===== flow/config.mk =====
export PLATFORM = sky130hd
export DESIGN_NAME = ALU_Top
export DESIGN_NICKNAME = ALU_Top
export VERILOG_FILES = /design/flow/design.v
export SDC_FILE = /design/flow/constraint.sdc
export NUM_CORES = 4
export LEC_CHECK = 0
export CAP_MARGIN = 5
export CELL_PAD_IN_SITES_GLOBAL_PLACEMENT = 0
export CORE_MARGIN = 2
export CORE_UTILIZATION = 61
export CTS_CLUSTER_SIZE = 38
export SLEW_MARGIN = 25

===== flow/constraint.sdc =====
create_clock -name core_clock -period 73.1 [get_ports {CLK}]
set_input_delay 14.6200 -clock core_clock [delete_from_list [all_inputs] [get_ports {CLK}]]
set_output_delay 14.6200 -clock core_clock [all_outputs]
set_load 0.01 [all_outputs]

===== flow/design.v =====
module Decoder_2_to_4_Unit
(
    input   wire    [3 : 0] alu_fun,     
    output  reg     arith_En,
    output  reg     logic_En,
    output  reg     cmp_En,
    output  reg     shift_En
);
wire    [1:0]   alu_fun_MSBs = alu_fun[3:2];
always @ (*)
    begin
        case (alu_fun_MSBs)
        2'b00 : begin
                    arith_En = 1'b1;    
                    logic_En = 1'b0;
                    cmp_En = 1'b0;
                    shift_En = 1'b0;
                end 
        2'b01 : begin
                    arith_En = 1'b0;   
                    logic_En = 1'b1;    
                    cmp_En = 1'b0;
                    shift_En = 1'b0;
                end 
        2'b10 : begin
                    arith_En = 1'b0;   
                    logic_En = 1'b0;
                    cmp_En = 1'b1;      
                    shift_En = 1'b0;
                end 
        2'b11 : begin
                    arith_En = 1'b0;   
                    logic_En = 1'b0;
                    cmp_En = 1'b0;
                    shift_En = 1'b1;    
                end 
        endcase
    end
endmodule
module Arithmetic_Unit #(parameter Data_In_Width = 16)
(
    input   wire    signed  [Data_In_Width-1 : 0]    A_in ,      
    input   wire    signed  [Data_In_Width-1 : 0]    B_in ,      
    input   wire                          [3 : 0]    alu_fun,    
    input   wire                                     CLK_in,
    input   wire                                     RST_in,
    input   wire                                     arith_En,
    output  reg         [(2*Data_In_Width)-1 : 0]    arith_out,  
    output  reg                                      arith_flag,
    output  reg                                      over_flow
);
wire    [1:0]   alu_fun_LSBs = alu_fun[1:0];      
reg     [(2*Data_In_Width)-1 : 0]   arith_out_comb;
reg     arith_flag_comb;
reg     over_flow_comb;
always @ (posedge CLK_in or negedge RST_in)   
    begin
        if (!RST_in)
            begin
               arith_out  <= 'sb0; 
               arith_flag <= 1'b0;
               over_flow  <= 1'b0;
            end
        else
            begin
                arith_out  <= arith_out_comb;
                arith_flag <= arith_flag_comb;
                over_flow  <= over_flow_comb;
            end
    end
always @ (*)
    begin
        if (arith_En)
            begin
                arith_flag_comb = 1'b1;
                case (alu_fun_LSBs)
                    2'b00 : {over_flow_comb , arith_out_comb} = A_in + B_in ;
                    2'b10 : {over_flow_comb , arith_out_comb} = A_in * B_in ;
                    2'b01 : {over_flow_comb , arith_out_comb} = A_in - B_in ;
                    2'b11 : begin over_flow_comb = 1'b0; arith_out_comb = (B_in != 'sb0) ? A_in / B_in : 'sb0 ; end   
                endcase
            end
        else
            begin
                arith_flag_comb = 1'b0;
                arith_out_comb = 'sb0;
                over_flow_comb = 1'b0;
            end
    end
endmodule
module Logic_Unit #(parameter Data_In_Width = 16) 
(
    input   wire    [Data_In_Width-1 : 0]    A_in ,    
    input   wire    [Data_In_Width-1 : 0]    B_in ,    
    input   wire                  [3 : 0]    alu_fun,  
    input   wire                             CLK_in,
    input   wire                             RST_in,
    input   wire                             logic_En,
    output  reg    [Data_In_Width-1 : 0]     logic_out, 
    output  reg                              logic_flag
);
wire    [1:0]   alu_fun_LSBs = alu_fun[1:0];      
reg     [Data_In_Width-1 : 0]   logic_out_comb;
reg     logic_flag_comb;
always @ (posedge CLK_in or negedge RST_in)       
    begin
        if (!RST_in)
            begin
                logic_out  <= 'b0;
                logic_flag <= 1'b0;
            end
        else
            begin
                logic_out  <= logic_out_comb;
                logic_flag <= logic_flag_comb;
            end
    end
always @ (*)
    begin
        if (logic_En)
            begin
                logic_flag_comb = 1'b1;
                case (alu_fun_LSBs)
                2'b00 : logic_out_comb = A_in & B_in;    
                2'b01 : logic_out_comb = A_in | B_in;    
                2'b10 : logic_out_comb = ~(A_in & B_in);     
                2'b11 : logic_out_comb = ~(A_in | B_in);     
                endcase
            end
        else
            begin
                logic_flag_comb = 1'b0;
                logic_out_comb = 'b0;
            end
    end
endmodule
module CMP_Unit #(parameter Data_In_Width = 16)
(
    input   wire    signed  [Data_In_Width-1 : 0]    A_in ,      
    input   wire    signed  [Data_In_Width-1 : 0]    B_in ,      
    input   wire                          [3 : 0]    alu_fun,    
    input   wire                                     CLK_in,
    input   wire                                     RST_in,
    input   wire                                     cmp_En,
    output  reg             [1 : 0]                  cmp_out,
    output  reg                                      cmp_flag
);
wire    [1 : 0]   alu_fun_LSBs = alu_fun[1:0];      
reg     [1 : 0]   cmp_out_comb;
reg     cmp_flag_comb;
always @ (posedge CLK_in or negedge RST_in)
    begin
        if (!RST_in)
            begin
                cmp_out  <= 'sb0;
                cmp_flag <= 1'b0;
            end
        else
            begin
                cmp_out  <= cmp_out_comb;
                cmp_flag <= cmp_flag_comb;
            end
    end
always @ (*)
    begin
        if (cmp_En)
            begin
                case (alu_fun_LSBs)
                2'b00 : begin
                            cmp_flag_comb = 1'b0;
                            cmp_out_comb = 'sb0;
                        end
                2'b01 : begin
                            cmp_flag_comb = 1'b1;
                            cmp_out_comb = (A_in == B_in) ? 'sd1 : 'sd0;
                        end
                2'b10 : begin
                            cmp_flag_comb = 1'b1;
                            cmp_out_comb = (A_in > B_in) ?  'sd2 : 'sd0;
                        end
                2'b11 : begin   
                            cmp_flag_comb = 1'b1;
                            cmp_out_comb = (A_in < B_in) ?  'sd3 : 'sd0;
                        end
                endcase
            end
        else
            begin
                cmp_flag_comb = 1'b0;
                cmp_out_comb = 'sb0;
            end
    end
endmodule
module Shift_unit #(parameter Data_In_Width = 16)
(
    input   wire    signed  [Data_In_Width-1 : 0]    A_in ,      
    input   wire    signed  [Data_In_Width-1 : 0]    B_in ,      
    input   wire                          [3 : 0]    alu_fun,    
    input   wire                                     CLK_in,
    input   wire                                     RST_in,
    input   wire                                     shift_En,
    output  reg     signed  [Data_In_Width-1 : 0]    shift_out, 
    output  reg                                      shift_flag
);
wire    [1:0]   alu_fun_LSBs = alu_fun[1:0];      
reg     [Data_In_Width-1 : 0]   shift_out_comb;
reg     shift_flag_comb;
always @ (posedge CLK_in or negedge RST_in)
    begin
        if (!RST_in)
            begin
                shift_out  <= 'sb0;
                shift_flag <= 1'b0;
            end
        else
            begin
                shift_out  <= shift_out_comb;
                shift_flag <= shift_flag_comb;
            end
    end
always @ (*)
    begin
        if (shift_En)
            begin
                shift_flag_comb = 1'b1;
                case (alu_fun_LSBs)
                2'b00 : shift_out_comb = (A_in >> 1'b1);    
                2'b01 : shift_out_comb = (A_in << 1'b1);    
                2'b10 : shift_out_comb = (B_in >> 1'b1);    
                2'b11 : shift_out_comb = (B_in << 1'b1);    
                endcase
            end
        else
            begin
                shift_flag_comb = 1'b0;
                shift_out_comb = 'sb0;
            end
    end
endmodule
module ALU_Top #(parameter Data_In_Width = 16)
(
    input   wire            [Data_In_Width-1 : 0]    A ,      
    input   wire            [Data_In_Width-1 : 0]    B ,      
    input   wire                          [3 : 0]    ALU_FUN,   
    input   wire                                     CLK,
    input   wire                                     RST,
    output  wire      [(2*Data_In_Width)-1 : 0]      Arith_OUT,   
    output  wire                                     Arith_Flag,
    output  wire            [Data_In_Width-1 : 0]    Logic_OUT, 
    output  wire                                     Logic_Flag,
    output  wire                          [1 : 0]    CMP_OUT,
    output  wire                                     CMP_Flag,
    output  wire            [Data_In_Width-1 : 0]    Shift_OUT, 
    output  wire                                     Shift_Flag
);
wire    Arith_Enable;
wire    Logic_Enable;
wire    CMP_Enable;
wire    Shift_Enable;
wire    Over_Flow;
Decoder_2_to_4_Unit ins_Decoder_2_to_4_Unit (
    .alu_fun (ALU_FUN),
    .arith_En (Arith_Enable),
    .logic_En (Logic_Enable),
    .cmp_En (CMP_Enable),
    .shift_En (Shift_Enable)
);
Arithmetic_Unit ins_Arithmetic_Unit (
    .A_in (A),
    .B_in (B),
    .alu_fun (ALU_FUN),
    .CLK_in (CLK),
    .RST_in (RST),
    .arith_En (Arith_Enable),
    .arith_out (Arith_OUT),
    .arith_flag (Arith_Flag),
    .over_flow (Over_Flow)
);
Logic_Unit ins_Logic_unit (
    .A_in (A),
    .B_in (B),
    .alu_fun (ALU_FUN),
    .CLK_in (CLK),
    .RST_in (RST),
    .logic_En (Logic_Enable),
    .logic_out (Logic_OUT),
    .logic_flag (Logic_Flag)
);
CMP_Unit ins_CMP_Unit (
    .A_in (A),
    .B_in (B),
    .alu_fun  (ALU_FUN),
    .CLK_in (CLK),
    .RST_in (RST),
    .cmp_En (CMP_Enable),
    .cmp_out (CMP_OUT),
    .cmp_flag (CMP_Flag)
);
Shift_unit ins_Shift_Unit (
    .A_in (A),
    .B_in (B),
    .alu_fun  (ALU_FUN),
    .CLK_in (CLK),
    .RST_in (RST),
    .shift_En (Shift_Enable),
    .shift_out (Shift_OUT),
    .shift_flag (Shift_Flag)
);
endmodule

===== flow/run.sh =====
#!/bin/bash
# the make line also repeats each setting of config.mk as NAME=value (left out here)
make -C /OpenROAD-flow-scripts/flow DESIGN_CONFIG=/design/flow/config.mk WORK_HOME=/design/flow/orfs CLKGATE_MAP_FILE= finish

==> reports/metrics.cfg, run 1 <==
[place]
io_buffers = 107
gp_routability_congestion = 1.09
dp.final_hpwl_um = 165000
dp_slack_ps = -6050

[floorplanning]
fp.dieW_um = 273
row_count = 98
dieArea_um2 = 74700
initial_utilization_pct = 61.8
core-area_um2 = 71600
die_h_um = 273
num_io_pins = 108

[logic_synthesis]
yosysTopAreaCell = sky130_fd_sc_hd__ha_1
numSynthFlops = 70
adder_cell_fraction_of_synth_area_pct = 30.7
syn_avg_cell_area_um2 = 7.47
netlist_area_um2 = 44300
yosysCellCount = 5930
ys_seq_share_pct = 3.96
synthTopCellsByArea = sky130_fd_sc_hd__ha_1 (19%), sky130_fd_sc_hd__fa_1 (12%), sky130_fd_sc_hd__xnor2_1 (5.7%)
yosys-stat-area_um2 = 44300
edf_count = 0
synth-simple-area-share_pct = 20.7
post_synth_mux_area_share_pct = 3.34
synthMostInstantiatedCell = sky130_fd_sc_hd__ha_1
yosys_warnings = 5
ff_type = sky130_fd_sc_hd__dfrtp_1
yosys-top-cells-count = sky130_fd_sc_hd__ha_1 (662), sky130_fd_sc_hd__nand2_1 (596), sky130_fd_sc_hd__nor2_1 (593)
synth_compound_gate_area_share_pct = 26.7
post-synth-top-area-fraction_pct = 18.7
fraction_of_registers_with_async_set_reset_pct = 100
syn-instance-count = 5930
ys_sh_xor_pct = 8.78
logic_family = adder cells
synth.lib_cells_used.distinct = 113

[clock_network]
ctsHtreeMaxLevel = 3
numClockSinks = 70
total_cts_buffers = 9
clock-root-buffer = sky130_fd_sc_hd__clkbuf_16
cts_max_path_buffers = 2

[grt]
grt_remaining_overflow = 512
gr-usage-all-layers_pct = 86.3

[run_status]
last-stage-reached = global routing (5_1_grt)
status = did not finish
error_line = [ERROR GRT-0116] Global routing finished with congestion. Check the congestion regions in the DRC Viewer.

-- per-layer routing --
metal	track usage, %	overflow
met5	46.4	3
met4	89.5	188
met3	77.1	26
met2	99.0	279
met1	83.9	16
-- per-stage QoR --
stage               setup TNS [ps]  instances  instance area [µm²]
floorplan                   -23150       6080                47300
global placement           -113400       8947                63300
detailed placement         -186110       8947                63300
CTS                         -26910       9212                67700
-- repair_timing --
| action | CTS |
|---|---|
| hold buffers | 0 |
| buffers inserted | 247 |
| setup endpoints to repair | 32 |
| gates resized | 487 |
| cloned | 4 |
| pin swaps | 308 |
| endpoints found under the hold margin | 0 |
==> inputs of run 2 (changes only) <==
Settings changed: ABC_AREA set to 1, CAP_MARGIN 5 to 20, CELL_PAD_IN_SITES_GLOBAL_PLACEMENT 0 to unset, CORE_UTILIZATION 61 to 72, CTS_CLUSTER_DIAMETER set to 148, CTS_CLUSTER_SIZE 38 to 100, SLEW_MARGIN 25 to 20.
Clock period 73.1 ns to 117.0 ns, I/O delays scaled along.
==> run 2 against run 1 <==
Against the previous run: the run now finishes clean; die size is 18% lower; synthesized cell count is 9.4% higher; area after synthesis is 3.6% lower.
==> reports/metrics.cfg, run 2 <==
[logic_synthesis]
synthMostInstantiatedCell = sky130_fd_sc_hd__nand2_1  ; was sky130_fd_sc_hd__ha_1
yosys-stat-area_um2 = 42700  ; was 44,300 µm²
adder_cell_fraction_of_synth_area_pct = 31.8  ; was 30.7%
numSynthFlops = 70  ; unchanged
synth-simple-area-share_pct = 25.6  ; was 20.7%
ff_type = sky130_fd_sc_hd__dfrtp_1  ; unchanged
netlist_area_um2 = 42700  ; was 44,300 µm²
synth.lib_cells_used.distinct = 76  ; was 113
synthTopCellsByArea = sky130_fd_sc_hd__ha_1 (19%), sky130_fd_sc_hd__nand2_1 (15%), sky130_fd_sc_hd__fa_1 (12%)  ; was sky130_fd_sc_hd__ha_1 (19%), sky130_fd_sc_hd__fa_1 (12%), sky130_fd_sc_hd__xnor2_1 (5.7%)
ys_sh_xor_pct = 8.52  ; was 8.78%
logic_family = adder cells  ; unchanged
post-synth-top-area-fraction_pct = 19.4  ; was 18.7%
syn-instance-count = 6489  ; was 5,930
yosysCellCount = 6489  ; was 5,930
edf_count = 0  ; unchanged
syn_avg_cell_area_um2 = 6.58  ; was 7.47 µm²
synth_compound_gate_area_share_pct = 16.3  ; was 26.7%
yosysTopAreaCell = sky130_fd_sc_hd__ha_1  ; unchanged
fraction_of_registers_with_async_set_reset_pct = 100  ; unchanged
yosys-top-cells-count = sky130_fd_sc_hd__nand2_1 (1,712), sky130_fd_sc_hd__inv_1 (1,107), sky130_fd_sc_hd__ha_1 (662)  ; was sky130_fd_sc_hd__ha_1 (662), sky130_fd_sc_hd__nand2_1 (596), sky130_fd_sc_hd__nor2_1 (593)
post_synth_mux_area_share_pct = 0.366  ; was 3.34%
ys_seq_share_pct = 4.10  ; was 3.96%
yosys_warnings = 5  ; unchanged

[clock_network]
cts_setup_buffers = 0  ; was 247
cts.reportedPaths.clkPinSlew_ps = 70
cts_max_path_buffers = 2  ; unchanged
cts_hold_repair.buffers = 0  ; unchanged
ctsHtreeMaxLevel = 3  ; unchanged
clock-root-buffer = sky130_fd_sc_hd__clkbuf_16  ; unchanged
numClockSinks = 70  ; unchanged
post_cts_resize_count = 0  ; was 487
cts_tree = done
total_cts_buffers = 9  ; unchanged

[detailed_routing]
drt_first_iter_violations = 3939
final_antenna_net_count = 0
routed.top_layer = met5
vias = 43500
route.layer.met1.wl_um = 51100
drc_errors = 0
dr_wl_met2_um = 58100
drt_pass1_iterations = 8
wl_per_cell_um = 17.7
routed_wire_length_um = 132000
viasPerCell = 5.86
met3_wirelength_um = 14700

[setup_path]
crit_top_cell = sky130_fd_sc_hd__nand2_1
cp_num_buf_inv = 78
setup.worst_path.class = primary input to flop
end_kind = flop
critical_path.endpoint = ins_Arithmetic_Unit.arith_out[18]
critical-path-slowest-cell = sky130_fd_sc_hd__o21ai_0
largest_stage_delay_on_the_critical_path_ps = 740
gate_family_responsible_for_the_most_delay_along_the_worst_path = AND-OR/OR-AND gates
setup.worst_path.start = B[15]
critical_path_required_ps = 117220
start_kind = primary input
critical_path_depth = 552
arrival_ps = 107860
timing.critical_path.fanout_max = 40

[final_timing]
timing.setup.tns_ps = 0
timing.final.ws_setup_ps = 9370
slew_violations = 0
max_slew_margin_pct = 19.1
final.period_utilization_pct = 92.0
setup_repair_after_global_routing_missed_its_margin = false
fin_crit_ps = 107630
whs_ps = 23200
final-hold-violation-count = 0
tightestPinTransition_ps = 1200
report.final.setup_viol = 0
fmax_mhz = 9.29

[grt]
number_of_antenna_violations_at_the_first_check_in_global_routing = 2
number_of_global_route_vias_before_repair = 41300
gr-usage-all-layers_pct = 42.4
grt_remaining_overflow = 0
grt_start_max_net_pins = 71
grt_first_pass_wirelength_um = 207000

[run]
warnings = 62
max_cap_viol_count = 0

[floorplanning]
dieArea_um2 = 61200  ; was 74,700 µm²
fp.dieW_um = 247  ; was 273 µm
initial_utilization_pct = 72.6  ; was 61.8%
die_h_um = 247  ; was 273 µm
num_io_pins = 108  ; unchanged
row_count = 89  ; was 98
core-area_um2 = 58800  ; was 71,600 µm²

[final_layout]
areaGrowthSynthToFinish_pct = 4.99
num-nets-final = 7610
finish.cell_count_without_fillers = 7425

[hold_path]
hold_path.class = primary input to asynchronous set/reset pin

[place]
count_of_placed_standard_cells_including_taps = 7404  ; was 8,947
dp.final_hpwl_um = 103000  ; was 165,000 µm
dp_slack_ps = 8240  ; was -6050 ps
io_buffers = 107  ; unchanged
gp_routability_congestion = 1.02  ; was 1.09

[run_status]
status = no timing/DRC/antenna violations  ; was did not finish

-- run 2: area by class of cell --
| type | count | area (µm²) |
|---|---|---|
| sequential | 70 | 1750 |
| timing repair inverter | 3 | 20.0 |
| clock inverter | 6 | 70.1 |
| clock buffer | 10 | 229 |
| fill | 4808 | 14000 |
| antenna | 1 | 2.50 |
| tap | 773 | 967 |
| multi-input combinational | 5239 | 35800 |
| inverter | 1147 | 4330 |
| timing repair buffer | 176 | 1590 |
-- run 2: routing by layer --
layer  vias up  global-route usage (%)
li1      20900                       -
met1     19900                    53.3
met2      2174                    68.6
met3       567                    9.00
met4         2                    22.1
met5         -                       0
-- run 2: through the flow --
stage / utilization [%] / instance area [µm²]
global route: 76.2 / 44800
detailed placement: 75.6 / 44400
global placement: 75.6 / 44400
finish: 76.2 / 44800
CTS: 76.1 / 44700
floorplan: - / 43200
==> inputs of run 3 (changes only) <==
Settings changed: CTS_CLUSTER_DIAMETER 148 to unset, CTS_CLUSTER_SIZE 100 to unset, PLACE_DENSITY set to 0.43.
Clock period 117.0 ns to 123.0 ns, I/O delays scaled along.
==> run 3 against run 2 <==
Against the previous run: area after synthesis stayed put; highest routed layer unchanged; critical endpoint unchanged; sequential share of layout area barely moved; via count fell by 0.26%; wire length decreased by 0.69%; critical path type unchanged; first-iteration DRC count fell by 6.8%; hold slack improved by 1200 ps.
==> reports/metrics.cfg, run 3 <==
[run_status]
status = no timing/DRC/antenna violations  ; unchanged

[clock_network]
cts_max_path_buffers = 2  ; unchanged
clock-root-buffer = sky130_fd_sc_hd__clkbuf_16  ; unchanged
numClockSinks = 70  ; unchanged
post_cts_resize_count = 0  ; unchanged
ctsHtreeMaxLevel = 3  ; unchanged
total_cts_buffers = 9  ; unchanged
cts_tree = done  ; unchanged
cts_setup_buffers = 0  ; unchanged
cts_hold_repair.buffers = 0  ; unchanged
cts.reportedPaths.clkPinSlew_ps = 80  ; was 70 ps

[setup_path]
critical_path.endpoint = ins_Arithmetic_Unit.arith_out[18]  ; unchanged
critical_path_depth = 553  ; was 552
start_kind = primary input  ; unchanged
setup.worst_path.class = primary input to flop  ; unchanged
cp_num_buf_inv = 77  ; was 78
crit_top_cell = sky130_fd_sc_hd__nand2_1  ; unchanged
end_kind = flop  ; unchanged
setup.worst_path.start = B[15]  ; unchanged
largest_stage_delay_on_the_critical_path_ps = 910  ; was 740 ps
critical-path-slowest-cell = sky130_fd_sc_hd__inv_1  ; was sky130_fd_sc_hd__o21ai_0
gate_family_responsible_for_the_most_delay_along_the_worst_path = AND-OR/OR-AND gates  ; unchanged
critical_path_required_ps = 123200  ; was 117,220 ps
timing.critical_path.fanout_max = 40  ; unchanged
arrival_ps = 112060  ; was 107,860 ps

[logic_synthesis]
yosysCellCount = 6489  ; unchanged
synth.lib_cells_used.distinct = 76  ; unchanged
synth-simple-area-share_pct = 25.6  ; unchanged
fraction_of_registers_with_async_set_reset_pct = 100  ; unchanged
edf_count = 0  ; unchanged
yosys-top-cells-count = sky130_fd_sc_hd__nand2_1 (1,712), sky130_fd_sc_hd__inv_1 (1,107), sky130_fd_sc_hd__ha_1 (662)  ; unchanged
synthMostInstantiatedCell = sky130_fd_sc_hd__nand2_1  ; unchanged
numSynthFlops = 70  ; unchanged
logic_family = adder cells  ; unchanged
ff_type = sky130_fd_sc_hd__dfrtp_1  ; unchanged
post_synth_mux_area_share_pct = 0.366  ; unchanged
netlist_area_um2 = 42700  ; unchanged
yosys-stat-area_um2 = 42700  ; unchanged
syn-instance-count = 6489  ; unchanged
synthTopCellsByArea = sky130_fd_sc_hd__ha_1 (19%), sky130_fd_sc_hd__nand2_1 (15%), sky130_fd_sc_hd__fa_1 (12%)  ; unchanged
syn_avg_cell_area_um2 = 6.58  ; unchanged
ys_sh_xor_pct = 8.52  ; unchanged
ys_seq_share_pct = 4.10  ; unchanged
yosys_warnings = 5  ; unchanged
post-synth-top-area-fraction_pct = 19.4  ; unchanged
yosysTopAreaCell = sky130_fd_sc_hd__ha_1  ; unchanged
adder_cell_fraction_of_synth_area_pct = 31.8  ; unchanged
synth_compound_gate_area_share_pct = 16.3  ; unchanged

[final_timing]
timing.final.ws_setup_ps = 11140  ; was 9370 ps
fmax_mhz = 8.94
tightestPinTransition_ps = 1170  ; was 1200 ps
max_slew_margin_pct = 20.9  ; was 19.1%
final-hold-violation-count = 0  ; unchanged
setup_repair_after_global_routing_missed_its_margin = false  ; unchanged
report.final.setup_viol = 0  ; unchanged
timing.setup.tns_ps = 0  ; unchanged
final.period_utilization_pct = 90.9  ; was 92.0%
slew_violations = 0  ; unchanged
fin_crit_ps = 111860

[final_layout]
areaGrowthSynthToFinish_pct = 4.82  ; was 4.99%
fin_util_pct = 76.1  ; was 76.2%
num-nets-final = 7605  ; was 7,610
filler_cell_count = 4839  ; was 4,808

[detailed_routing]
wl_per_cell_um = 17.6  ; was 17.7 µm
viasPerCell = 5.85  ; was 5.86
vias = 43400  ; was 43,500
routed_wire_length_um = 131000  ; was 132,000 µm
final_antenna_net_count = 0  ; unchanged
drt_first_iter_violations = 3670  ; was 3,939
drc_errors = 0  ; unchanged
drt_pass1_iterations = 6  ; was 8

[place]
io_buffers = 107  ; unchanged
dp_slack_ps = 12360  ; was 8240 ps
gp_routability_congestion = 1.04  ; was 1.02
dp.final_hpwl_um = 103000  ; about the same

[run]
warnings = 62  ; unchanged
max_cap_viol_count = 0  ; unchanged

[floorplanning]
num_io_pins = 108  ; unchanged
fp.dieW_um = 247  ; unchanged
dieArea_um2 = 61200  ; unchanged
row_count = 89  ; unchanged
die_h_um = 247  ; unchanged
initial_utilization_pct = 72.6  ; unchanged
core-area_um2 = 58800  ; unchanged

[grt]
number_of_global_route_vias_before_repair = 41000  ; was 41,300
gr-usage-all-layers_pct = 42.0  ; was 42.4%
number_of_antenna_violations_at_the_first_check_in_global_routing = 2  ; unchanged
grt_start_max_net_pins = 71  ; unchanged
grt_remaining_overflow = 0  ; unchanged
grt_first_pass_wirelength_um = 205000  ; was 207,000 µm

[hold_path]
hold_path.class = primary input to asynchronous set/reset pin  ; unchanged

-- run 3: through the flow --
stage	cells	hold WS [ps]	cell area, µm²
2_1_floorplan	6639	24300	43200
3_3_place_gp	7403	24780	44400
3_5_place_dp	7403	24800	44400
4_1_cts	7419	24420	44700
5_1_grt	7419	24460	44700
6_report	7420	24390	44700
-- run 3: metal layers --
layer	wire length [µm]	up-vias	part of all wire (%)	track usage, %
met1	50400	19800	39	51.4
met2	58000	2120	44	68.6
li1	-	20900	-	-
met4	8320	2	6.4	22.3
met3	14100	554	11	9.70
met5	13	-	0.0099	0
-- run 3: cell type report --
| type | instances | area (µm²) | area share, % |
|---|---|---|---|
| multi-input cells | 5238 | 35800 | 80.1 |
| inverters | 1147 | 4310 | 9.62 |
| flip-flops and latches | 70 | 1750 | 3.92 |
| repair buffers | 175 | 1580 | 3.53 |
| well taps | 773 | 967 | 2.16 |
| clock buffers | 9 | 225 | 0.503 |
| clock inverters | 7 | 77.6 | 0.173 |
| diodes | 1 | 2.50 | 0.00559 |
==> inputs of run 4 (changes only) <==
Settings changed: ABC_AREA 1 to unset, CAP_MARGIN 20 to 5, CELL_PAD_IN_SITES_GLOBAL_PLACEMENT set to 0, CORE_UTILIZATION 72 to 70, PLACE_DENSITY 0.43 to 0.62, SLEW_MARGIN 20 to 0.
Clock period 123.0 ns to 30.7 ns, I/O delays scaled along.
==> run 4 against run 3 <==
Against the previous run: the flow now stops in detailed placement (3_5_place_dp); die size is 6.6% higher; area after synthesis is 3.7% higher; synthesized cell count is 8.6% lower.
==> reports/metrics.cfg, run 4 <==
[run_status]
status = did not finish  ; was no timing/DRC/antenna violations
last-stage-reached = detailed placement (3_5_place_dp)
error_line = [ERROR DPL-0038] Utilization greater than 100%, impossible to legalize

[floorplanning]
die_h_um = 255  ; was 247 µm
core-area_um2 = 62900  ; was 58,800 µm²
row_count = 92  ; was 89
initial_utilization_pct = 70.4  ; was 72.6%
num_io_pins = 108  ; unchanged
dieArea_um2 = 65300  ; was 61,200 µm²
fp.dieW_um = 255  ; was 247 µm

[logic_synthesis]
synthMostInstantiatedCell = sky130_fd_sc_hd__ha_1  ; was sky130_fd_sc_hd__nand2_1
numSynthFlops = 70  ; unchanged
yosysTopAreaCell = sky130_fd_sc_hd__ha_1  ; unchanged
post_synth_mux_area_share_pct = 3.34  ; was 0.366%
netlist_area_um2 = 44300  ; was 42,700 µm²
logic_family = adder cells  ; unchanged
fraction_of_registers_with_async_set_reset_pct = 100  ; unchanged
syn-instance-count = 5930  ; was 6,489
synth.lib_cells_used.distinct = 113  ; was 76
syn_avg_cell_area_um2 = 7.47  ; was 6.58 µm²
post-synth-top-area-fraction_pct = 18.7  ; was 19.4%
ys_sh_xor_pct = 8.78  ; was 8.52%
synth-simple-area-share_pct = 20.7  ; was 25.6%
yosys_warnings = 5  ; unchanged
yosys-top-cells-count = sky130_fd_sc_hd__ha_1 (662), sky130_fd_sc_hd__nand2_1 (596), sky130_fd_sc_hd__nor2_1 (593)  ; was sky130_fd_sc_hd__nand2_1 (1,712), sky130_fd_sc_hd__inv_1 (1,107), sky130_fd_sc_hd__ha_1 (662)
synthTopCellsByArea = sky130_fd_sc_hd__ha_1 (19%), sky130_fd_sc_hd__fa_1 (12%), sky130_fd_sc_hd__xnor2_1 (5.7%)  ; was sky130_fd_sc_hd__ha_1 (19%), sky130_fd_sc_hd__nand2_1 (15%), sky130_fd_sc_hd__fa_1 (12%)
adder_cell_fraction_of_synth_area_pct = 30.7  ; was 31.8%
edf_count = 0  ; unchanged
yosysCellCount = 5930  ; was 6,489
yosys-stat-area_um2 = 44300  ; was 42,700 µm²
ys_seq_share_pct = 3.96  ; was 4.10%
ff_type = sky130_fd_sc_hd__dfrtp_1  ; unchanged
synth_compound_gate_area_share_pct = 26.7  ; was 16.3%

[place]
io_buffers = 107  ; unchanged
gp_routability_congestion = 1.14  ; was 1.04

run 4: stage by stage:
stage | hold WS [ps] | cell area, µm²
3_3_place_gp | 6310 | 63100
2_1_floorplan | 5840 | 47300
==> inputs of run 5 (changes only) <==
Settings changed: ABC_AREA set to 0, CELL_PAD_IN_SITES_DETAIL_PLACEMENT set to 1, CELL_PAD_IN_SITES_GLOBAL_PLACEMENT 0 to 1, CORE_ASPECT_RATIO set to 1.5, CORE_MARGIN 2 to 10, CORE_UTILIZATION 70 to 17, CTS_CLUSTER_DIAMETER set to 172, GPL_ROUTABILITY_DRIVEN set to 1, GPL_TIMING_DRIVEN set to 0, MAX_ROUTING_LAYER set to met5, PLACE_DENSITY 0.62 to 0.55, SLEW_MARGIN 0 to 30, TNS_END_PERCENT set to 65.
Clock period 30.7 ns to 49.1 ns, I/O delays scaled along.
==> run 5 against run 4 <==
Against the previous run: the layout now fails its checks (negative setup slack); die size rose to 4.3 times the previous value; area after synthesis unchanged; synthesized cell count unchanged.
==> reports/metrics.cfg, run 5 <==
[final_timing]
setup_repair_after_global_routing_missed_its_margin = true
slew_violations = 0
max_slew_margin_pct = 22.4
fin_crit_ps = 75780
report.final.setup_viol = 32
timing.final.ws_setup_ps = -26680
final-hold-violation-count = 0
fmax_mhz = 13.2
timing.setup.tns_ps = -845450
whs_ps = 9280
tightestPinTransition_ps = 1160
final.period_utilization_pct = 154

[setup_path]
arrival_ps = 76040
critical_path.endpoint = ins_Arithmetic_Unit.arith_out[20]
setup.worst_path.start = B[5]
start_kind = primary input
end_kind = flop
largest_stage_delay_on_the_critical_path_ps = 580
critical_path_depth = 327
timing.critical_path.fanout_max = 10
crit_top_cell = sky130_fd_sc_hd__clkbuf_16
gate_family_responsible_for_the_most_delay_along_the_worst_path = AND-OR/OR-AND gates
cp_num_buf_inv = 63
critical_path_required_ps = 49360
critical-path-slowest-cell = sky130_fd_sc_hd__o41a_1
setup.worst_path.class = primary input to flop

[place]
dp_slack_ps = -47970
placed_area_um2 = 53500
gp_routability_congestion = 0.941  ; was 1.14
dp.final_hpwl_um = 199000
io_buffers = 106  ; was 107

[logic_synthesis]
synth_compound_gate_area_share_pct = 26.7  ; unchanged
synth-simple-area-share_pct = 20.7  ; unchanged
yosys-stat-area_um2 = 44300  ; unchanged
logic_family = adder cells  ; unchanged
synthMostInstantiatedCell = sky130_fd_sc_hd__ha_1  ; unchanged
netlist_area_um2 = 44300  ; unchanged
edf_count = 0  ; unchanged
numSynthFlops = 70  ; unchanged
post-synth-top-area-fraction_pct = 18.7  ; unchanged
yosys_warnings = 5  ; unchanged
adder_cell_fraction_of_synth_area_pct = 30.7  ; unchanged
post_synth_mux_area_share_pct = 3.34  ; unchanged
yosysCellCount = 5930  ; unchanged
synth.lib_cells_used.distinct = 113  ; unchanged
syn-instance-count = 5930  ; unchanged
synthTopCellsByArea = sky130_fd_sc_hd__ha_1 (19%), sky130_fd_sc_hd__fa_1 (12%), sky130_fd_sc_hd__xnor2_1 (5.7%)  ; unchanged
syn_avg_cell_area_um2 = 7.47  ; unchanged
fraction_of_registers_with_async_set_reset_pct = 100  ; unchanged
yosysTopAreaCell = sky130_fd_sc_hd__ha_1  ; unchanged
yosys-top-cells-count = sky130_fd_sc_hd__ha_1 (662), sky130_fd_sc_hd__nand2_1 (596), sky130_fd_sc_hd__nor2_1 (593)  ; unchanged
ff_type = sky130_fd_sc_hd__dfrtp_1  ; unchanged
ys_seq_share_pct = 3.96  ; unchanged
ys_sh_xor_pct = 8.78  ; unchanged

[final_layout]
num-nets-final = 8008
logic_area_um2 = 48700
final_cell_area_um2 = 67600
filler_cell_count = 30500
areaGrowthSynthToFinish_pct = 52.8
seqCellArea_um2 = 1750

[detailed_routing]
routed_wire_length_um = 256000
drt_pass1_iterations = 5
vias = 52300
drt_first_iter_violations = 2566
final_antenna_net_count = 0
drc_errors = 0
wl_per_cell_um = 24.3
viasPerCell = 4.97

[floorplanning]
num_io_pins = 108  ; unchanged
row_count = 229  ; was 92
initial_utilization_pct = 17.1  ; was 70.4%
dieArea_um2 = 282000  ; was 65,300 µm²
die_h_um = 645  ; was 255 µm
fp.dieW_um = 437  ; was 255 µm
core-area_um2 = 259000  ; was 62,900 µm²

[hold_path]
hold_path.class = primary input to asynchronous set/reset pin

[clock_network]
cts_max_path_buffers = 2
numClockSinks = 70
cts_tree = done
ctsHtreeMaxLevel = 3
clock-root-buffer = sky130_fd_sc_hd__clkbuf_16
total_cts_buffers = 9
cts.reportedPaths.clkPinSlew_ps = 100

[run_status]
check.faults = negative setup slack
status = complete, but fails checks  ; was did not finish

[grt]
grt_remaining_overflow = 0
number_of_global_route_vias_before_repair = 56500
grt_start_max_net_pins = 52
grt_first_pass_wirelength_um = 365000
gr-usage-all-layers_pct = 17.0
number_of_antenna_violations_at_the_first_check_in_global_routing = 7

[run]
max_cap_viol_count = 0
warnings = 63

-- run 5: through the flow --
stage	std cells	utilization, %
floorplan	6080	-
global placement	9651	20.3
detailed placement	9701	20.6
CTS	10300	24.4
global route	10500	26.1
finish	10500	26.1
-- run 5: repair_timing --
item / CTS / global route
buffers inserted: 557 / 236
endpoints found under the hold margin: 0 / 0
hold buffers: 0 / 0
pin swaps: 391 / 441
setup endpoints to repair: 32 / 32
gates cloned: 7 / 5
gates resized: 938 / 484
-- run 5: final cells by class --
| class | count | share of cell area, % |
|---|---|---|
| inverter | 476 | 2.72 |
| antenna | 11 | 0.0407 |
| sequential | 70 | 2.59 |
| clock buffer | 9 | 0.333 |
| clock inverter | 7 | 0.0907 |
| multi-input combinational | 5331 | 72.0 |
| buffer | 199 | 3.50 |
| tap | 3465 | 6.41 |
| timing repair buffer | 957 | 12.3 |
-- run 5: layer usage --
| layer | vias to the layer above | share of wire, % | routed length, µm | track usage [%] |
|---|---|---|---|---|
| met5 | - | 0.0094 | 24 | 0 |
| met4 | 4 | 11 | 29000 | 15.5 |
| met3 | 947 | 3.5 | 8950 | 1.78 |
| met2 | 1565 | 52 | 132000 | 32.2 |
| met1 | 26300 | 33 | 85400 | 15.8 |
| li1 | 23500 | - | - | - |
==> inputs of run 6 (changes only) <==
Settings changed: ABC_AREA 0 to unset, CELL_PAD_IN_SITES_DETAIL_PLACEMENT 1 to unset, CELL_PAD_IN_SITES_GLOBAL_PLACEMENT 1 to 0, CORE_ASPECT_RATIO 1.5 to unset, CORE_MARGIN 10 to 2, CORE_UTILIZATION 17 to 52, CTS_CLUSTER_DIAMETER 172 to unset, CTS_CLUSTER_SIZE set to 38, GPL_ROUTABILITY_DRIVEN 1 to unset, GPL_TIMING_DRIVEN 0 to unset, MAX_ROUTING_LAYER met5 to unset, PLACE_DENSITY 0.55 to unset, SLEW_MARGIN 30 to 0, TNS_END_PERCENT 65 to unset.
Clock period 49.1 ns to 69.8 ns, I/O delays scaled along.
==> run 6 against run 5 <==
Against the previous run: fails the layout checks on max-capacitance violations, max-slew violations, negative setup slack; first-iteration DRC count grew to 2.6 times the previous value; synthesized cell count did not move; area after synthesis unchanged; global-route usage up 29 points; hold slack better by 4500 ps; critical path depth decreased by 4; critical path type unchanged.
==> reports/metrics.cfg, run 6 <==
[final_timing]
report.final.setup_viol = 32  ; unchanged
final-hold-violation-count = 0  ; unchanged
fmax_mhz = 13.1
tightestPinTransition_ps = 1880  ; was 1160 ps
whs_ps = 13750  ; was 9280 ps
final.period_utilization_pct = 109  ; was 154%
timing.final.ws_setup_ps = -6570  ; was -26,680 ps
setup_repair_after_global_routing_missed_its_margin = true  ; unchanged
max_slew_margin_pct = -27.1  ; was 22.4%
fin_crit_ps = 76370
slew_violations = 3  ; was 0
timing.setup.tns_ps = -201890  ; was -845,450 ps

[setup_path]
critical_path.endpoint = ins_Arithmetic_Unit.arith_out[12]  ; was ins_Arithmetic_Unit.arith_out[20]
cp_num_buf_inv = 56  ; was 63
gate_family_responsible_for_the_most_delay_along_the_worst_path = AND-OR/OR-AND gates  ; unchanged
crit_top_cell = sky130_fd_sc_hd__buf_4  ; was sky130_fd_sc_hd__clkbuf_16
setup.worst_path.start = B[7]  ; was B[5]
end_kind = flop  ; unchanged
critical-path-slowest-cell = sky130_fd_sc_hd__or4_4  ; was sky130_fd_sc_hd__o41a_1
critical_path_required_ps = 70100  ; was 49,360 ps
setup.worst_path.class = primary input to flop  ; unchanged
start_kind = primary input  ; unchanged
arrival_ps = 76660  ; was 76,040 ps
timing.critical_path.fanout_max = 12  ; was 10
critical_path_depth = 323  ; was 327
largest_stage_delay_on_the_critical_path_ps = 500  ; was 580 ps

[logic_synthesis]
synthTopCellsByArea = sky130_fd_sc_hd__ha_1 (19%), sky130_fd_sc_hd__fa_1 (12%), sky130_fd_sc_hd__xnor2_1 (5.7%)  ; unchanged
logic_family = adder cells  ; unchanged
syn-instance-count = 5930  ; unchanged
post_synth_mux_area_share_pct = 3.34  ; unchanged
yosys-top-cells-count = sky130_fd_sc_hd__ha_1 (662), sky130_fd_sc_hd__nand2_1 (596), sky130_fd_sc_hd__nor2_1 (593)  ; unchanged
yosysCellCount = 5930  ; unchanged
post-synth-top-area-fraction_pct = 18.7  ; unchanged
adder_cell_fraction_of_synth_area_pct = 30.7  ; unchanged
yosys_warnings = 5  ; unchanged
ys_seq_share_pct = 3.96  ; unchanged
synth.lib_cells_used.distinct = 113  ; unchanged
yosysTopAreaCell = sky130_fd_sc_hd__ha_1  ; unchanged
synth-simple-area-share_pct = 20.7  ; unchanged
ff_type = sky130_fd_sc_hd__dfrtp_1  ; unchanged
fraction_of_registers_with_async_set_reset_pct = 100  ; unchanged
netlist_area_um2 = 44300  ; unchanged
synth_compound_gate_area_share_pct = 26.7  ; unchanged
syn_avg_cell_area_um2 = 7.47  ; unchanged
edf_count = 0  ; unchanged
numSynthFlops = 70  ; unchanged
synthMostInstantiatedCell = sky130_fd_sc_hd__ha_1  ; unchanged
yosys-stat-area_um2 = 44300  ; unchanged
ys_sh_xor_pct = 8.78  ; unchanged

[final_layout]
filler_cell_count = 4930  ; was 30,500
fin_util_pct = 85.0  ; was 26.1%
final_cell_area_um2 = 72100  ; was 67,600 µm²
finish.cell_count_without_fillers = 9617  ; was 10,500
num-nets-final = 9427  ; was 8,008
areaGrowthSynthToFinish_pct = 62.8  ; was 52.8%

[detailed_routing]
final_antenna_net_count = 0  ; unchanged
drt_first_iter_violations = 6581  ; was 2,566
viasPerCell = 6.30  ; was 4.97
routed_wire_length_um = 223000  ; was 256,000 µm
vias = 60600  ; was 52,300
drc_errors = 0  ; unchanged
wl_per_cell_um = 23.2  ; was 24.3 µm
drt_pass1_iterations = 6  ; was 5

[floorplanning]
num_io_pins = 108  ; unchanged
fp.dieW_um = 296  ; was 437 µm
initial_utilization_pct = 52.2  ; was 17.1%
dieArea_um2 = 87500  ; was 282,000 µm²
row_count = 107  ; was 229
core-area_um2 = 84700  ; was 259,000 µm²
die_h_um = 296  ; was 645 µm

[clock_network]
cts_hold_repair.buffers = 0  ; unchanged
cts_max_path_buffers = 2  ; unchanged
ctsHtreeMaxLevel = 3  ; unchanged
cts_tree = done  ; unchanged
numClockSinks = 70  ; unchanged
clock-root-buffer = sky130_fd_sc_hd__clkbuf_16  ; unchanged
total_cts_buffers = 9  ; unchanged
cts.reportedPaths.clkPinSlew_ps = 80  ; was 100 ps

[grt]
gr-usage-all-layers_pct = 45.9  ; was 17.0%
grt_remaining_overflow = 0  ; unchanged
grt_first_pass_wirelength_um = 315000  ; was 365,000 µm
number_of_global_route_vias_before_repair = 58200  ; was 56,500
grt_start_max_net_pins = 71  ; was 52
number_of_antenna_violations_at_the_first_check_in_global_routing = 10  ; was 7

[place]
gp_routability_congestion = 1.06  ; was 0.941
dp_slack_ps = -8310  ; was -47,970 ps
io_buffers = 107  ; was 106
placed_area_um2 = 63800  ; was 53,500 µm²
dp.final_hpwl_um = 160000  ; was 199,000 µm
count_of_placed_standard_cells_including_taps = 9175  ; was 9,701

[hold_path]
hold_path.class = primary input to asynchronous set/reset pin  ; unchanged

[run]
warnings = 65  ; was 63
max_cap_viol_count = 1  ; was 0

[run_status]
status = complete, but fails checks  ; unchanged
check.faults = max-capacitance violations, max-slew violations, negative setup slack  ; was negative setup slack

[run 6: what timing repair did]
action                                  CTS  global route
pin swaps                               265           434
gates resized                           475           504
gates cloned                              3             0
buffers inserted                        272           160
endpoints found under the setup margin   32            32
[run 6: area by class of cell]
type	instances	area, µm²	area share (%)
tap	1144	1430	1.99
clock buffer	9	225	0.312
antenna	5	12.5	0.0174
inverter	476	1800	2.50
clock inverter	7	65.1	0.0903
multi-input combinational	5333	46600	64.6
sequential	70	1750	2.43
timing repair buffer	2573	20200	28.0
[run 6: layer usage]
layer / vias to the layer above / share of wire [%] / track usage, %
met3: 1570 / 11 / 8.63
li1: 26300 / - / -
met4: 6 / 9.8 / 31.3
met5: - / 0.016 / 0.499
met2: 4036 / 44 / 75.0
met1: 28600 / 36 / 54.5
==> inputs of run 7 (changes only) <==
Settings changed: ABC_AREA set to 1, CAP_MARGIN 5 to 20, CELL_PAD_IN_SITES_GLOBAL_PLACEMENT 0 to unset, CORE_UTILIZATION 52 to 70, CTS_CLUSTER_DIAMETER set to 233, CTS_CLUSTER_SIZE 38 to unset, PLACE_DENSITY_LB_ADDON set to 0.03, SLEW_MARGIN 0 to 20, TNS_END_PERCENT set to 5.
Clock period 69.8 ns to 69.6 ns, I/O delays scaled along.
==> run 7 against run 6 <==
Against the previous run: synthesized cell count rose by 9.4%; die size fell by 28%; area after synthesis shrank 3.6%; the flow now stops in clock tree synthesis (4_1_cts).
==> reports/metrics.cfg, run 7 <==
[run_status]
status = did not finish  ; was complete, but fails checks
last-stage-reached = clock tree synthesis (4_1_cts)
error_line = [ERROR DPL-0038] Utilization greater than 100%, impossible to legalize

[logic_synthesis]
synth_compound_gate_area_share_pct = 16.3  ; was 26.7%
yosys-stat-area_um2 = 42700  ; was 44,300 µm²
ys_sh_xor_pct = 8.52  ; was 8.78%
syn_avg_cell_area_um2 = 6.58  ; was 7.47 µm²
post_synth_mux_area_share_pct = 0.366  ; was 3.34%
yosys_warnings = 5  ; unchanged
ys_seq_share_pct = 4.10  ; was 3.96%
syn-instance-count = 6489  ; was 5,930
ff_type = sky130_fd_sc_hd__dfrtp_1  ; unchanged
synth.lib_cells_used.distinct = 76  ; was 113
synth-simple-area-share_pct = 25.6  ; was 20.7%
synthMostInstantiatedCell = sky130_fd_sc_hd__nand2_1  ; was sky130_fd_sc_hd__ha_1
post-synth-top-area-fraction_pct = 19.4  ; was 18.7%
edf_count = 0  ; unchanged
yosysTopAreaCell = sky130_fd_sc_hd__ha_1  ; unchanged
yosys-top-cells-count = sky130_fd_sc_hd__nand2_1 (1,712), sky130_fd_sc_hd__inv_1 (1,107), sky130_fd_sc_hd__ha_1 (662)  ; was sky130_fd_sc_hd__ha_1 (662), sky130_fd_sc_hd__nand2_1 (596), sky130_fd_sc_hd__nor2_1 (593)
synthTopCellsByArea = sky130_fd_sc_hd__ha_1 (19%), sky130_fd_sc_hd__nand2_1 (15%), sky130_fd_sc_hd__fa_1 (12%)  ; was sky130_fd_sc_hd__ha_1 (19%), sky130_fd_sc_hd__fa_1 (12%), sky130_fd_sc_hd__xnor2_1 (5.7%)
netlist_area_um2 = 42700  ; was 44,300 µm²
yosysCellCount = 6489  ; was 5,930
logic_family = adder cells  ; unchanged
numSynthFlops = 70  ; unchanged
adder_cell_fraction_of_synth_area_pct = 31.8  ; was 30.7%
fraction_of_registers_with_async_set_reset_pct = 100  ; unchanged

[floorplanning]
fp.dieW_um = 251  ; was 296 µm
initial_utilization_pct = 70.7  ; was 52.2%
dieArea_um2 = 63000  ; was 87,500 µm²
core-area_um2 = 60400  ; was 84,700 µm²
row_count = 90  ; was 107
die_h_um = 251  ; was 296 µm
num_io_pins = 108  ; unchanged

[place]
count_of_placed_standard_cells_including_taps = 8955  ; was 9,175
gp_routability_congestion = 1.19  ; was 1.06
dp.final_hpwl_um = 156000  ; was 160,000 µm
dp_slack_ps = -17220  ; was -8310 ps
io_buffers = 107  ; unchanged

-- run 7: metrics by stage --
step / utilization, % / cell area, µm²
2_1_floorplan: - / 43600
3_3_place_gp: 93.5 / 56500
3_5_place_dp: 93.5 / 56500
==> inputs of run 8 (changes only) <==
Settings changed: ABC_AREA 1 to unset, CAP_MARGIN 20 to 5, CELL_PAD_IN_SITES_DETAIL_PLACEMENT set to 2, CELL_PAD_IN_SITES_GLOBAL_PLACEMENT set to 1, CORE_ASPECT_RATIO set to 1.5, CORE_MARGIN 2 to 3, CORE_UTILIZATION 70 to 20, CTS_CLUSTER_DIAMETER 233 to 83, GPL_ROUTABILITY_DRIVEN set to 0, GPL_TIMING_DRIVEN set to 0, HOLD_SLACK_MARGIN set to -0.02, MAX_ROUTING_LAYER set to met4, PLACE_DENSITY set to 0.55, PLACE_DENSITY_LB_ADDON 0.03 to unset, SLEW_MARGIN 20 to 30, TNS_END_PERCENT 5 to unset.
Clock period 69.6 ns to 56.5 ns, I/O delays scaled along.
==> run 8 against run 7 <==
Against the previous run: the layout now fails its checks (max-capacitance violations, max-slew violations, negative setup slack); area after synthesis up 3.7%; synthesized cell count down 8.6%; die size rose to 3.6 times the previous value.
==> reports/metrics.cfg, run 8 <==
[final_timing]
report.final.setup_viol = 32
final-hold-violation-count = 0
final.period_utilization_pct = 142
slew_violations = 3
max_slew_margin_pct = -18.0
fmax_mhz = 12.5
tightestPinTransition_ps = 1750
setup_repair_after_global_routing_missed_its_margin = true
fin_crit_ps = 80140
timing.final.ws_setup_ps = -23640

[logic_synthesis]
ys_seq_share_pct = 3.96  ; was 4.10%
synth_compound_gate_area_share_pct = 26.7  ; was 16.3%
logic_family = adder cells  ; unchanged
fraction_of_registers_with_async_set_reset_pct = 100  ; unchanged
numSynthFlops = 70  ; unchanged
yosysCellCount = 5930  ; was 6,489
adder_cell_fraction_of_synth_area_pct = 30.7  ; was 31.8%
yosysTopAreaCell = sky130_fd_sc_hd__ha_1  ; unchanged
yosys_warnings = 5  ; unchanged
synthMostInstantiatedCell = sky130_fd_sc_hd__ha_1  ; was sky130_fd_sc_hd__nand2_1
post_synth_mux_area_share_pct = 3.34  ; was 0.366%
yosys-stat-area_um2 = 44300  ; was 42,700 µm²
netlist_area_um2 = 44300  ; was 42,700 µm²
syn_avg_cell_area_um2 = 7.47  ; was 6.58 µm²
syn-instance-count = 5930  ; was 6,489
post-synth-top-area-fraction_pct = 18.7  ; was 19.4%
edf_count = 0  ; unchanged
synthTopCellsByArea = sky130_fd_sc_hd__ha_1 (19%), sky130_fd_sc_hd__fa_1 (12%), sky130_fd_sc_hd__xnor2_1 (5.7%)  ; was sky130_fd_sc_hd__ha_1 (19%), sky130_fd_sc_hd__nand2_1 (15%), sky130_fd_sc_hd__fa_1 (12%)
synth-simple-area-share_pct = 20.7  ; was 25.6%
ys_sh_xor_pct = 8.78  ; was 8.52%
yosys-top-cells-count = sky130_fd_sc_hd__ha_1 (662), sky130_fd_sc_hd__nand2_1 (596), sky130_fd_sc_hd__nor2_1 (593)  ; was sky130_fd_sc_hd__nand2_1 (1,712), sky130_fd_sc_hd__inv_1 (1,107), sky130_fd_sc_hd__ha_1 (662)
synth.lib_cells_used.distinct = 113  ; was 76
ff_type = sky130_fd_sc_hd__dfrtp_1  ; unchanged

[setup_path]
start_kind = primary input
timing.critical_path.fanout_max = 10
gate_family_responsible_for_the_most_delay_along_the_worst_path = AND-OR/OR-AND gates
critical-path-slowest-cell = sky130_fd_sc_hd__mux2i_1
critical_path.endpoint = ins_Arithmetic_Unit.arith_out[6]
setup.worst_path.class = primary input to flop
end_kind = flop
cp_num_buf_inv = 56
critical_path_depth = 323
setup.worst_path.start = B[10]
critical_path_required_ps = 56760
largest_stage_delay_on_the_critical_path_ps = 820
crit_top_cell = sky130_fd_sc_hd__ha_4
arrival_ps = 80400

[floorplanning]
core-area_um2 = 219000  ; was 60,400 µm²
dieArea_um2 = 227000  ; was 63,000 µm²
die_h_um = 582  ; was 251 µm
fp.dieW_um = 390  ; was 251 µm
initial_utilization_pct = 20.2  ; was 70.7%
row_count = 210  ; was 90
num_io_pins = 108  ; unchanged

[grt]
number_of_antenna_violations_at_the_first_check_in_global_routing = 5
grt_start_max_net_pins = 54
grt_remaining_overflow = 0
grt_first_pass_wirelength_um = 403000
gr-usage-all-layers_pct = 24.2
number_of_global_route_vias_before_repair = 60800

[run_status]
status = complete, but fails checks  ; was did not finish
check.faults = max-capacitance violations, max-slew violations, negative setup slack

[place]
io_buffers = 106  ; was 107
placed_area_um2 = 52800  ; was 56,500 µm²
dp.final_hpwl_um = 204000  ; was 156,000 µm
count_of_placed_standard_cells_including_taps = 9100  ; was 8,955

[detailed_routing]
vias = 54900
wl_per_cell_um = 30.0
drt_first_iter_violations = 3457
routed_wire_length_um = 295000
viasPerCell = 5.59
final_antenna_net_count = 0
drt_pass1_iterations = 6
drc_errors = 0

[final_layout]
seqCellArea_um2 = 1750
areaGrowthSynthToFinish_pct = 47.4
logic_area_um2 = 48000
finish.cell_count_without_fillers = 9821
num-nets-final = 7911
final_cell_area_um2 = 65200
filler_cell_count = 24800

[clock_network]
clock-root-buffer = sky130_fd_sc_hd__clkbuf_16
ctsHtreeMaxLevel = 3
numClockSinks = 70
cts_hold_repair.buffers = 0
cts_max_path_buffers = 2
cts_tree = done
cts.reportedPaths.clkPinSlew_ps = 80
total_cts_buffers = 9

[run]
warnings = 63
max_cap_viol_count = 1

[hold_path]
hold_path.class = primary input to asynchronous set/reset pin

==> run 8: through the flow <==
step | setup WS, ps | setup TNS, ps | hold slack [ps] | util [%]
finish | -23640 | -743780 | 10810 | 29.8
global route | -25120 | -794510 | 10830 | 29.8
detailed placement | -41170 | -1285500 | 11210 | 24.1
global placement | -43660 | -1370850 | 12000 | 23.7
CTS | -19850 | -630870 | 10810 | 28.6
floorplan | -14160 | -448080 | 11000 | -
==> run 8: per-layer routing <==
layer	GRT usage (%)	vias to the layer above	share of wire [%]
li1	-	23300	-
met1	22.8	27700	33
met2	42.9	2484	49
met3	3.22	1513	6.1
met4	21.1	0	12
met5	-	-	0
==> run 8: timing repair <==
action / 4_1_cts / 5_1_grt
pin swaps: 385 / 257
buffers inserted: 558 / 136
hold endpoints to repair: 0 / 0
gates resized: 922 / 310
cloned: 6 / 0
setup endpoints to repair: 32 / 32
==> run 8: layout make-up <==
cell class	count	share of cell area [%]
antenna	7	0.0268
buffer	200	3.60
clock buffer	9	0.345
clock inverter	7	0.123
inverter	476	2.82
multi-input combinational	5331	73.6
sequential	70	2.68
tap	2862	5.49
timing repair buffer	859	11.4
==> inputs of run 9 (changes only) <==
Settings changed: ABC_AREA set to 1, CAP_MARGIN 5 to 0, CELL_PAD_IN_SITES_DETAIL_PLACEMENT 2 to unset, CELL_PAD_IN_SITES_GLOBAL_PLACEMENT 1 to unset, CORE_ASPECT_RATIO 1.5 to unset, CORE_MARGIN 3 to 2, CORE_UTILIZATION 20 to 57, CTS_CLUSTER_DIAMETER 83 to 309, CTS_CLUSTER_SIZE set to 96, GPL_ROUTABILITY_DRIVEN 0 to unset, GPL_TIMING_DRIVEN 0 to unset, HOLD_SLACK_MARGIN -0.02 to unset, MAX_ROUTING_LAYER met4 to unset, PLACE_DENSITY 0.55 to 0.37, SLEW_MARGIN 30 to 20, TNS_END_PERCENT set to 15.
Clock period 56.5 ns to 46.9 ns, I/O delays scaled along.
==> run 9 against run 8 <==
Against the previous run: fails the layout checks on negative setup slack; core utilization is 58 points higher; hold slack lost 1700 ps; non-clock buffer count up 1206; wire length decreased by 28%; via count increased by 6.8%; final cell count decreased by 1.1%; final area up 0.32%; setup slack got worse by 13000 ps; global-route usage grew 16 points; count of clock-buffer cells in the layout did not move; critical path type unchanged; critical endpoint is now ins_Arithmetic_Unit.arith_out[27].
==> reports/metrics.cfg, run 9 <==
[final_timing]
fmax_mhz = 11.9
timing.setup.tns_ps = -1170120  ; was -743,780 ps
slew_violations = 0  ; was 3
report.final.setup_viol = 32  ; unchanged
max_slew_margin_pct = 8.30  ; was -18.0%
fin_crit_ps = 83940
tightestPinTransition_ps = 1380  ; was 1750 ps
setup_repair_after_global_routing_missed_its_margin = true  ; unchanged
final-hold-violation-count = 0  ; unchanged
final.period_utilization_pct = 179  ; was 142%
timing.final.ws_setup_ps = -37040  ; was -23,640 ps

[place]
dp.final_hpwl_um = 120000  ; was 204,000 µm
io_buffers = 107  ; was 106
placed_area_um2 = 57800  ; was 52,800 µm²
gp_routability_congestion = 1.01

[setup_path]
critical_path.endpoint = ins_Arithmetic_Unit.arith_out[27]  ; was ins_Arithmetic_Unit.arith_out[6]
critical_path_depth = 548  ; was 323
arrival_ps = 84240  ; was 80,400 ps
end_kind = flop  ; unchanged
setup.worst_path.class = primary input to flop  ; unchanged
largest_stage_delay_on_the_critical_path_ps = 640  ; was 820 ps
gate_family_responsible_for_the_most_delay_along_the_worst_path = simple AND/OR/NAND/NOR gates  ; was AND-OR/OR-AND gates
critical_path_required_ps = 47200  ; was 56,760 ps
crit_top_cell = sky130_fd_sc_hd__nand2_2  ; was sky130_fd_sc_hd__ha_4
timing.critical_path.fanout_max = 13  ; was 10
start_kind = primary input  ; unchanged
setup.worst_path.start = B[4]  ; was B[10]
cp_num_buf_inv = 95  ; was 56
critical-path-slowest-cell = sky130_fd_sc_hd__o21ai_2  ; was sky130_fd_sc_hd__mux2i_1

[detailed_routing]
drt_pass1_iterations = 17  ; was 6
final_antenna_net_count = 0  ; unchanged
routed_wire_length_um = 212000  ; was 295,000 µm
drt_first_iter_violations = 7913  ; was 3,457
wl_per_cell_um = 21.8  ; was 30.0 µm
vias = 58600  ; was 54,900
drc_errors = 0  ; unchanged
viasPerCell = 6.04  ; was 5.59

[logic_synthesis]
synthTopCellsByArea = sky130_fd_sc_hd__ha_1 (19%), sky130_fd_sc_hd__nand2_1 (15%), sky130_fd_sc_hd__fa_1 (12%)  ; was sky130_fd_sc_hd__ha_1 (19%), sky130_fd_sc_hd__fa_1 (12%), sky130_fd_sc_hd__xnor2_1 (5.7%)
yosys-stat-area_um2 = 42700  ; was 44,300 µm²
fraction_of_registers_with_async_set_reset_pct = 100  ; unchanged
synth_compound_gate_area_share_pct = 16.3  ; was 26.7%
logic_family = adder cells  ; unchanged
ys_sh_xor_pct = 8.52  ; was 8.78%
numSynthFlops = 70  ; unchanged
yosys_warnings = 5  ; unchanged
edf_count = 0  ; unchanged
synth.lib_cells_used.distinct = 76  ; was 113
netlist_area_um2 = 42700  ; was 44,300 µm²
ys_seq_share_pct = 4.10  ; was 3.96%
post_synth_mux_area_share_pct = 0.366  ; was 3.34%
post-synth-top-area-fraction_pct = 19.4  ; was 18.7%
synth-simple-area-share_pct = 25.6  ; was 20.7%
adder_cell_fraction_of_synth_area_pct = 31.8  ; was 30.7%
yosysCellCount = 6489  ; was 5,930
synthMostInstantiatedCell = sky130_fd_sc_hd__nand2_1  ; was sky130_fd_sc_hd__ha_1
ff_type = sky130_fd_sc_hd__dfrtp_1  ; unchanged
syn_avg_cell_area_um2 = 6.58  ; was 7.47 µm²
yosys-top-cells-count = sky130_fd_sc_hd__nand2_1 (1,712), sky130_fd_sc_hd__inv_1 (1,107), sky130_fd_sc_hd__ha_1 (662)  ; was sky130_fd_sc_hd__ha_1 (662), sky130_fd_sc_hd__nand2_1 (596), sky130_fd_sc_hd__nor2_1 (593)
yosysTopAreaCell = sky130_fd_sc_hd__ha_1  ; unchanged
syn-instance-count = 6489  ; was 5,930

[grt]
gr-usage-all-layers_pct = 40.5  ; was 24.2%
grt_remaining_overflow = 0  ; unchanged
number_of_global_route_vias_before_repair = 51900  ; was 60,800
number_of_antenna_violations_at_the_first_check_in_global_routing = 16  ; was 5
grt_start_max_net_pins = 71  ; was 54
grt_first_pass_wirelength_um = 255000  ; was 403,000 µm

[run_status]
status = complete, but fails checks  ; unchanged
check.faults = negative setup slack  ; was max-capacitance violations, max-slew violations, negative setup slack

[floorplanning]
fp.dieW_um = 278  ; was 390 µm
dieArea_um2 = 77100  ; was 227,000 µm²
die_h_um = 278  ; was 582 µm
core-area_um2 = 74300  ; was 219,000 µm²
initial_utilization_pct = 57.4  ; was 20.2%
row_count = 100  ; was 210
num_io_pins = 108  ; unchanged

[final_layout]
num-nets-final = 9697  ; was 7,911
areaGrowthSynthToFinish_pct = 53.4  ; was 47.4%
final_cell_area_um2 = 65400  ; was 65,200 µm²

[clock_network]
cts_hold_repair.buffers = 0  ; unchanged
clock-root-buffer = sky130_fd_sc_hd__clkbuf_16  ; unchanged
total_cts_buffers = 9  ; unchanged
cts_max_path_buffers = 2  ; unchanged
numClockSinks = 70  ; unchanged
ctsHtreeMaxLevel = 3  ; unchanged
cts_tree = done  ; unchanged
cts.reportedPaths.clkPinSlew_ps = 90  ; was 80 ps

[run]
max_cap_viol_count = 0  ; was 1
warnings = 65  ; was 63

[hold_path]
hold_path.class = primary input to asynchronous set/reset pin  ; unchanged

## run 9: through the flow
stage | cells | utilization (%) | hold WS [ps] | setup WS [ps]
floorplan | 6639 | - | 9080 | -26560
global placement | 9229 | 77.7 | 9560 | -27160
detailed placement | 9229 | 77.7 | 9570 | -29860
CTS | 9511 | 82.2 | 9170 | -26700
global route | 9708 | 88.0 | 9220 | -38830
finish | 9713 | 88.1 | 9130 | -37040
## run 9: timing repair
| item | in CTS | in global routing |
|---|---|---|
| endpoints found under the setup margin | 32 | 32 |
| gates cloned | 4 | 1 |
| pin swaps | 239 | 580 |
| buffers inserted | 262 | 202 |
| gates resized | 263 | 684 |
## run 9: per-layer routing
layer / up-vias / global-route usage (%) / wire (µm)
met1: 26600 / 47.3 / 70900
met3: 2216 / 7.36 / 28900
li1: 25100 / - / -
met4: 20 / 21.4 / 22700
met2: 4687 / 70.6 / 89100
met5: - / 0 / 210
## run 9: final cells by class
class,instances,area (µm²)
Multi-Input combinational cell,5239,40100
Timing Repair Buffer,2265,17700
Fill cell,3775,8870
Inverter,1147,4430
Sequential cell,70,1750
Tap cell,969,1210
Clock buffer,9,225
Clock inverter,7,70.1
Antenna cell,6,15.0
Timing Repair inverter,1,7.51
